Design ATCONV, start of the top module:
module  ATCONV(
	input		clk,
	input		reset,
	output 	    busy,	
	input		ready,	
	output reg	[11:0]	iaddr,
	input signed [12:0]	idata,
	output	reg 	cwr,
	output  reg	[11:0]	caddr_wr,
	output reg 	[12:0] 	cdata_wr,
	output	reg 	crd,
	output reg	[11:0] 	caddr_rd,
	input 	[12:0] 	cdata_rd,
	output reg 	csel
	);
Settings: LEC_CHECK=0, CAP_MARGIN=20, CORE_MARGIN=2, CORE_UTILIZATION=54, SETUP_SLACK_MARGIN=-0.61, SLEW_MARGIN=20; clock period 8.68 ns.
run.sh (not shown) runs the stock make flow with config.mk's settings and CLKGATE_MAP_FILE=.
Then changed:
CORE_UTILIZATION = 33   (was 54)
SETUP_SLACK_MARGIN = default   (was -0.61)
clock period = 8.79 ns   (was 8.68 ns; I/O delays follow)
After rerunning: Worst setup slack gets better by 31 ps; clock-buffer cell count is higher by 2; final area is higher by a few percent; first-iteration DRC count is lower by about a fifth; routed wire length is higher by a few percent; cell count is higher by roughly a tenth.
Then changed:
CORE_UTILIZATION = 68   (was 33)
CTS_CLUSTER_SIZE = 60   (was default)
clock period = 7.37 ns   (was 8.79 ns; I/O delays follow)
- The changed run passed the timing, DRC and antenna checks
- cell area came out higher by about 4%
- synthesized cell count stays the same
- clock-buffer cell count went down by 2
- routed wire length went up by 1.1%
- area after synthesis stays the same
- core utilization is higher by 46 points
- via count goes up by about 9%
- cell count falls by 7.9%
- setup slack loses 370 ps
- die area goes down by 51%
Then changed:
CORE_UTILIZATION = 72   (was 68)
PLACE_DENSITY_LB_ADDON = 0.26   (was default)
clock period = 7.01 ns   (was 7.37 ns; I/O delays follow)
Effect: The changed run produced a layout that fails on negative setup slack; first-iteration DRC count rises to 3.5 times its value; cell area climbs by about 4.4%; clock-buffer cell count is unchanged; sequential share of layout area shrinks by 0.88 points; clock skew stays flat.
Then changed:
CORE_UTILIZATION = 40   (was 72)
CTS_CLUSTER_SIZE = default   (was 60)
PLACE_DENSITY_LB_ADDON = default   (was 0.26)
clock period = 10.0 ns   (was 7.01 ns; I/O delays follow)
Outcome: This time the run completed with no timing, DRC or antenna violations. Global-route usage went down by 26 points. Critical path depth decreases by 1. Routed wire length drops by 42%. Count of clock-buffer cells in the layout grows by 2. Worst setup slack is better by 2900 ps. Die size rises by 77%. Final area decreases by 9.9%. Area after synthesis is unchanged.

Starting RTL as in the previous note.
export LEC_CHECK = 0
export ABC_AREA = 1
export CAP_MARGIN = 20
export CELL_PAD_IN_SITES_DETAIL_PLACEMENT = 2
export CELL_PAD_IN_SITES_GLOBAL_PLACEMENT = 2
export CORE_ASPECT_RATIO = 1.72
export CORE_MARGIN = 7
export CORE_UTILIZATION = 40
export CTS_CLUSTER_DIAMETER = 191
export CTS_CLUSTER_SIZE = 58
export GPL_ROUTABILITY_DRIVEN = 1
export GPL_TIMING_DRIVEN = 0
export HOLD_SLACK_MARGIN = 0.09
export PLACE_DENSITY = 0.68
export SLEW_MARGIN = 35
export TNS_END_PERCENT = 20
create_clock -name core_clock -period 10.2 [get_ports {clk}]
Then changed:
ABC_AREA = unset   (was 1)
CELL_PAD_IN_SITES_DETAIL_PLACEMENT = unset   (was 2)
CELL_PAD_IN_SITES_GLOBAL_PLACEMENT = unset   (was 2)
CORE_ASPECT_RATIO = unset   (was 1.72)
CORE_MARGIN = 2   (was 7)
CORE_UTILIZATION = 64   (was 40)
CTS_CLUSTER_DIAMETER = unset   (was 191)
CTS_CLUSTER_SIZE = unset   (was 58)
GPL_ROUTABILITY_DRIVEN = unset   (was 1)
GPL_TIMING_DRIVEN = unset   (was 0)
HOLD_SLACK_MARGIN = unset   (was 0.09)
PLACE_DENSITY = 0.43   (was 0.68)
SLEW_MARGIN = 20   (was 35)
TNS_END_PERCENT = unset   (was 20)
clock period = 7.21 ns   (was 10.2 ns; I/O delays follow)
Die area is lower by 44%; clock skew is higher by 6.1 ps; wire length is lower by 24%; setup slack loses 470 ps; non-clock buffer count is higher by 112; final cell count is lower by 15%; critical path depth is lower by 13; cell area is higher by 8.8%; sequential share of layout area is lower by 1.8 points.
Then changed:
CORE_UTILIZATION = 72   (was 64)
PLACE_DENSITY = 0.42   (was 0.43)
clock period = 4.0 ns   (was 7.21 ns; I/O delays follow)
The new run failed in 5_1_grt, error GRT-0232.
Die area came out lower by roughly a tenth.
Synthesized cell count stays the same.
Synthesized area does not change.
Then changed:
CORE_UTILIZATION = 70   (was 72)
CTS_CLUSTER_SIZE = 36   (was unset)
PLACE_DENSITY = unset   (was 0.42)
clock period = 7.04 ns   (was 4.0 ns; I/O delays follow)
Outcome: This time the run completed and failed the layout checks on negative setup slack. Synthesized area does not change. Synthesized cell count is unchanged. Die size came out higher by 2.8%.
